Setup of sierra:
==> flow/design.v <==
module ellipse_generator
#(
parameter  int  BITS_RES            = 12,             
parameter  int  BITS_RAD            = BITS_RES - 1,   
parameter  bit  USE_ALTERA_IP       = 0               
)
(
  input logic                        clk,               
  input logic                        reset,             
  input logic                        enable,            
  input logic                        run,               
  input logic         [1:0]          quadrant,          
  input logic                        ellipse_filled,    
  input logic  signed [BITS_RES-1:0] Xc,                
  input logic  signed [BITS_RES-1:0] Yc,                
  input logic  signed [BITS_RES-1:0] Xr,                
  input logic  signed [BITS_RES-1:0] Yr,                
  input logic                        ena_pause,         
  output logic                       busy,              
  output logic signed [BITS_RES:0]   X_coord,           
  output logic signed [BITS_RES:0]   Y_coord,           
  output logic                       pixel_data_rdy,    
  output logic                       ellipse_complete   
);
logic               draw_line ;
logic        [1:0]  quadrant_latch ;     
logic        [3:0]  sub_function ;     
logic               inv ;     
logic               draw_flat ;     
logic               filled ;     
logic signed   [BITS_RES-1:0]   x ;     
logic signed   [BITS_RES-1:0]   y ;     
logic signed   [BITS_RES-1:0]   xcr ;     
logic signed   [BITS_RES-1:0]   ycr ;     
logic signed   [BITS_RES-1:0]   xrr ;     
logic signed   [BITS_RES-1:0]   yrr ;     
logic signed   [BITS_RAD*3+1:0] p ;     
logic signed   [BITS_RAD*3+1:0] px ;     
logic signed   [BITS_RAD*3+1:0] py ;     
logic unsigned [BITS_RAD*2-1:0] rx2 ;     
logic unsigned [BITS_RAD*2-1:0] ry2 ;     
logic unsigned [BITS_RAD*1-1:0] alu_mult_a ;  
logic unsigned [BITS_RAD*2-1:0] alu_mult_b ;  
logic unsigned [BITS_RAD*3-1:0] alu_mult_y     ;  
logic               pixel_data_rdy_int ;     
logic               busy_int ;     
logic               ena_process ;     
logic               freeze ;     
     always_ff @(posedge clk) if (ena_process) alu_mult_y <= alu_mult_a * alu_mult_b ;
always_comb begin
   pixel_data_rdy = pixel_data_rdy_int && !ena_pause ;  
   busy           = busy_int || run ;                   
   ena_process    = enable && !(ena_pause && pixel_data_rdy_int);
end
always_ff @( posedge clk or posedge reset ) begin
   if ( reset ) begin
      draw_line          <= 1'b0  ;
      pixel_data_rdy_int <= 1'b0  ;
      busy_int           <= 1'b0  ;
      ellipse_complete   <= 1'b0  ;
      quadrant_latch     <= 2'b0  ;
      sub_function       <= 4'd0  ;  
      x                  <= 0 ;
      y                  <= 0 ;
      xcr                <= 0 ;
      ycr                <= 0 ;
      xrr                <= 0 ;
      yrr                <= 0 ;
      p                  <= 0 ;
      rx2                <= 0 ;
      ry2                <= 0 ;
      px                 <= 0 ;
      py                 <= 0 ;
      inv                <= 1'b0 ;       
      draw_flat          <= 1'b0 ;
      filled             <= 1'b0 ;
      freeze             <= 1'b0 ;
      X_coord            <= (BITS_RES)'(0);
      Y_coord            <= (BITS_RES)'(0);
      alu_mult_a         <= (BITS_RAD*1)'(0);
      alu_mult_b         <= (BITS_RAD*2)'(0);
   end
   else if ( ena_process  ) begin 
if (!freeze) begin
  if (inv==0) begin
    case ( quadrant_latch )
      4'd0 : begin
             X_coord    <=  xcr + x;
             Y_coord    <=  ycr + y;
             end
      4'd1 : begin
             X_coord    <=  xcr - x;
             Y_coord    <=  ycr + y;
             end
      4'd2 : begin
             X_coord    <=  xcr + x;
             Y_coord    <=  ycr - y;
             end
      4'd3 : begin
             X_coord    <=  xcr - x;
             Y_coord    <=  ycr - y;
             end
      endcase
  end else begin
  case ( quadrant_latch )
      4'd0 : begin
             Y_coord    <=  xcr + x;
             X_coord    <=  ycr + y;
             end
      4'd1 : begin
             Y_coord    <=  xcr + x;
             X_coord    <=  ycr - y;
             end
      4'd2 : begin
             Y_coord    <=  xcr - x;
             X_coord    <=  ycr + y;
             end
      4'd3 : begin
             Y_coord    <=  xcr - x;
             X_coord    <=  ycr - y;
             end
      endcase
  end
end else begin   
  if (((X_coord==xcr)&& !inv) || ((X_coord==ycr)&& inv) )  freeze     <= 1'b0;            
  if (((X_coord>xcr)&& !inv)  || ((X_coord>ycr)&& inv)  )  X_coord    <= X_coord - 1'b1;  
  if (((X_coord<xcr)&& !inv)  || ((X_coord<ycr)&& inv)  )  X_coord    <= X_coord + 1'b1;  
end
casez ( sub_function )
    4'd0 : begin  
      if ( run ) begin   
         quadrant_latch <= quadrant ;  
         if ( ( Xr == 0 ) && ( Yr == 0 ) ) begin  
            x                  <= 0    ;  
            y                  <= 0    ;  
            pixel_data_rdy_int <= 1'b0  ;  
            ellipse_complete   <= 1'b0  ;  
            sub_function       <= 4'd9  ;  
            draw_line          <= 1'b1  ;  
            busy_int           <= 1'b1  ;  
            xcr       <= Xc ;  
            ycr       <= Yc ;
            xrr       <= 0 ;
            yrr       <= 0 ;
            inv       <= 1'b0 ;
            draw_flat <= 1'b0 ;
            freeze    <= 1'b0 ;
         end
         else begin  
            sub_function       <= sub_function + 1'd1  ;  
            draw_line          <= 1'b1  ;  
            busy_int           <= 1'b1  ;  
            pixel_data_rdy_int <= 1'b0  ;  
            ellipse_complete   <= 1'b0  ;  
            xcr       <= Xc ;  
            ycr       <= Yc ;
            xrr       <= Xr ;
            yrr       <= Yr ;
            inv       <= 1'b0 ;
            draw_flat <= 1'b0 ;
            filled    <= ellipse_filled ;
            freeze    <= 1'b0 ;
         end  
      end  
    end  
    4'd1 : begin  
     alu_mult_a[BITS_RAD*1-1:0]          <= xrr[BITS_RAD-1:0] ;
     alu_mult_b[BITS_RAD*1-1:0]          <= xrr[BITS_RAD-1:0] ;
     alu_mult_b[BITS_RAD*2-1:BITS_RAD*1] <= 0     ;
     x                                   <= 0     ;
     y                                   <= yrr   ;
     draw_flat                           <= 1'b0  ;
     p                                   <= 0     ;
     sub_function                        <= sub_function + 1'd1  ;  
    end
    4'd2 : begin  
     alu_mult_a[BITS_RAD*1-1:0]          <= yrr[BITS_RAD-1:0] ;
     alu_mult_b[BITS_RAD*1-1:0]          <= yrr[BITS_RAD-1:0] ;
     alu_mult_b[BITS_RAD*2-1:BITS_RAD*1] <= 0     ;
     sub_function                        <= sub_function + 1'd1  ;  
    end
    4'd3 : begin  
     rx2[BITS_RAD*2-1:0]                <= alu_mult_y[BITS_RAD*2-1:0] ;  
     alu_mult_a[BITS_RAD*1-1:0]          <= yrr[BITS_RAD-1:0] ;
     alu_mult_b[BITS_RAD*2-1:0]          <= alu_mult_y[BITS_RAD*2-1:0] ;
     ry2                                 <= (BITS_RAD*2)'((alu_mult_y[BITS_RAD*2-1:0] + 2) >> 2) ;  
     px                                  <= 0     ;                                  
     sub_function                        <= sub_function + 1'd1  ;                   
    end
    4'd4 : begin  
     px                                 <= px + ry2 ;  
     ry2[BITS_RAD*2-1:0]                <= alu_mult_y[BITS_RAD*2-1:0] ;  
     sub_function                       <= sub_function + 1'd1  ;  
    end
    4'd5 : begin  
     px                                 <= px + ry2 - alu_mult_y[BITS_RAD*3-1:0] ;  
     py                                 <= (alu_mult_y[((BITS_RAD)*3-1):0]) << 1 ;  
     sub_function                       <= sub_function + 1'd1  ;  
    end
    4'd6 : begin  
     p                                  <= px  ;  
     px                                 <= 0;
              if (xrr<2) sub_function   <= sub_function + 2'd2  ;  
              else       sub_function   <= sub_function + 1'd1  ;  
    end
    4'd7 : begin  
  if (!freeze) begin
       if (px <= py) begin   
                     pixel_data_rdy_int <= 1'b1  ;  
		             x                  <= x + 1'd1 ;
		             px                 <= px + (ry2<<1);
                     if (inv && filled) freeze <= 1'b1;    
		             if (p <= 0) begin
	                             p  <= p + ry2 + (px + (ry2<<1)) ;
		                         end else begin
		                         if (!inv && filled)  freeze <= 1'b1;      
                                 y  <= y - 1'd1;
                                 py <= py - (rx2<<1);
                                 p  <= p + ry2 + (px + (ry2<<1)) - (py - (rx2<<1)) ;
                                 end
       end else begin  
          pixel_data_rdy_int <= 1'b0  ;                 
          sub_function       <= sub_function + 1'd1  ;  
       end
   end  
    end  
    4'd8 : begin  
if (!freeze) begin
if (((y<2) || draw_flat) && x <= xrr ) begin  
    draw_flat          <= 1'b1 ;       
    y                  <= 0        ;   
              if (draw_flat) begin               
              pixel_data_rdy_int <= 1'b1  ;      
              x                  <= x + 1'd1 ;   
              end
    end else begin
          if (inv) begin
                   pixel_data_rdy_int <= 1'b0  ;  
                   sub_function       <= 4'd0  ;  
                   inv                <= 1'b0  ;  
                   draw_line          <= 1'b0  ;  
                   ellipse_complete   <= 1'b1  ;
                   busy_int           <= 1'b0  ;  
          end else begin
                   pixel_data_rdy_int <= 1'b0  ;  
                   sub_function       <= 4'd1  ;  
                   inv                <= 1'b1  ;  
                   xcr                <= ycr   ;  
                   ycr                <= xcr   ;
                   xrr                <= yrr   ;  
                   yrr                <= xrr   ;
          end
     end  
    end  
    end  
    4'd9 : begin  
            pixel_data_rdy_int <= 1'b1                 ;  
            sub_function       <= sub_function + 1'd1  ;  
    end
    default : begin                 
    sub_function       <= 4'd0  ;   
    draw_line          <= 1'b0  ;   
    pixel_data_rdy_int <= 1'b0  ;  
    sub_function       <= 4'd0  ;  
    ellipse_complete   <= 1'b1  ;
    busy_int           <= 1'b0  ;  
    end
  endcase  
      if (!draw_line && !run ) begin
         pixel_data_rdy_int <= 1'b0 ;  
         ellipse_complete   <= 1'b0 ;  
         busy_int           <= 1'b0 ;  
      end
   end  
end
endmodule
Settings: LEC_CHECK=0, CAP_MARGIN=20, CORE_MARGIN=2, CORE_UTILIZATION=40, SLEW_MARGIN=20; clock period 7.5 ns.
run.sh (not shown) runs the stock make flow with config.mk's settings and CLKGATE_MAP_FILE=.
Relative to sierra, the following input files were edited for lagoon:
--- a/flow/config.mk
+++ b/flow/config.mk
@@ -7,0 +8 @@
+export ABC_AREA = 1
@@ -10 +11,3 @@
-export CORE_UTILIZATION = 40
+export CORE_UTILIZATION = 72
+export CTS_CLUSTER_DIAMETER = 241
+export PLACE_DENSITY_LB_ADDON = 0.01
==> flow/constraint.sdc <==
create_clock -name core_clock -period 5.78 [get_ports {clk}]
set_input_delay 1.1560 -clock core_clock [delete_from_list [all_inputs] [get_ports {clk}]]
set_output_delay 1.1560 -clock core_clock [all_outputs]
set_load 0.01 [all_outputs]
Per the comparison of lagoon with sierra, floorplan die height shows a reduction of 65 um, inverter count shows an increase of 120%, number of vias per cell after detailed routing shows an increase of about 18%.
Cell count: lagoon > sierra
The final reports for lagoon and sierra show post-route cell area higher in the former.
lagoon finished every stage; the final checks, however, were not passed, the failures being negative setup slack.
sierra | status: complete | timing, DRC, antenna: pass
## Diff of input files: maple against lagoon
--- a/flow/config.mk
+++ b/flow/config.mk
@@ -12,2 +12,4 @@
-export CTS_CLUSTER_DIAMETER = 241
-export PLACE_DENSITY_LB_ADDON = 0.01
+export CTS_CLUSTER_SIZE = 87
+export HOLD_SLACK_MARGIN = 0.29
+export PLACE_DENSITY_LB_ADDON = 0.02
+export SETUP_SLACK_MARGIN = 1.75
==> flow/constraint.sdc <==
create_clock -name core_clock -period 5.97 [get_ports {clk}]
set_input_delay 1.1940 -clock core_clock [delete_from_list [all_inputs] [get_ports {clk}]]
set_output_delay 1.1940 -clock core_clock [all_outputs]
set_load 0.01 [all_outputs]
==> results <==
lagoon -> maple: floorplan row count delta 0, exact match
Diff lagoon -> maple | post-CTS resize count | increase of 369
NOTE post-DP HPWL lagoon->maple increased slightly
As far as instance count of the mapped netlist goes, lagoon and maple are indistinguishable; the numbers are identical.
Taking lagoon as the reference, in maple placed standard-cell area did not really move; setup fix buffers added after clock tree synthesis went up; placed cell count went down; number of buffers created by CTS did not really move.
Re count of instantiated cells in the yosys netlist: no difference whatsoever between maple and lagoon.
Per the comparison of maple with lagoon, post-synthesis area per instance stayed essentially flat, die area flat.
maple never completed; the flow aborted with a tool error in global routing.
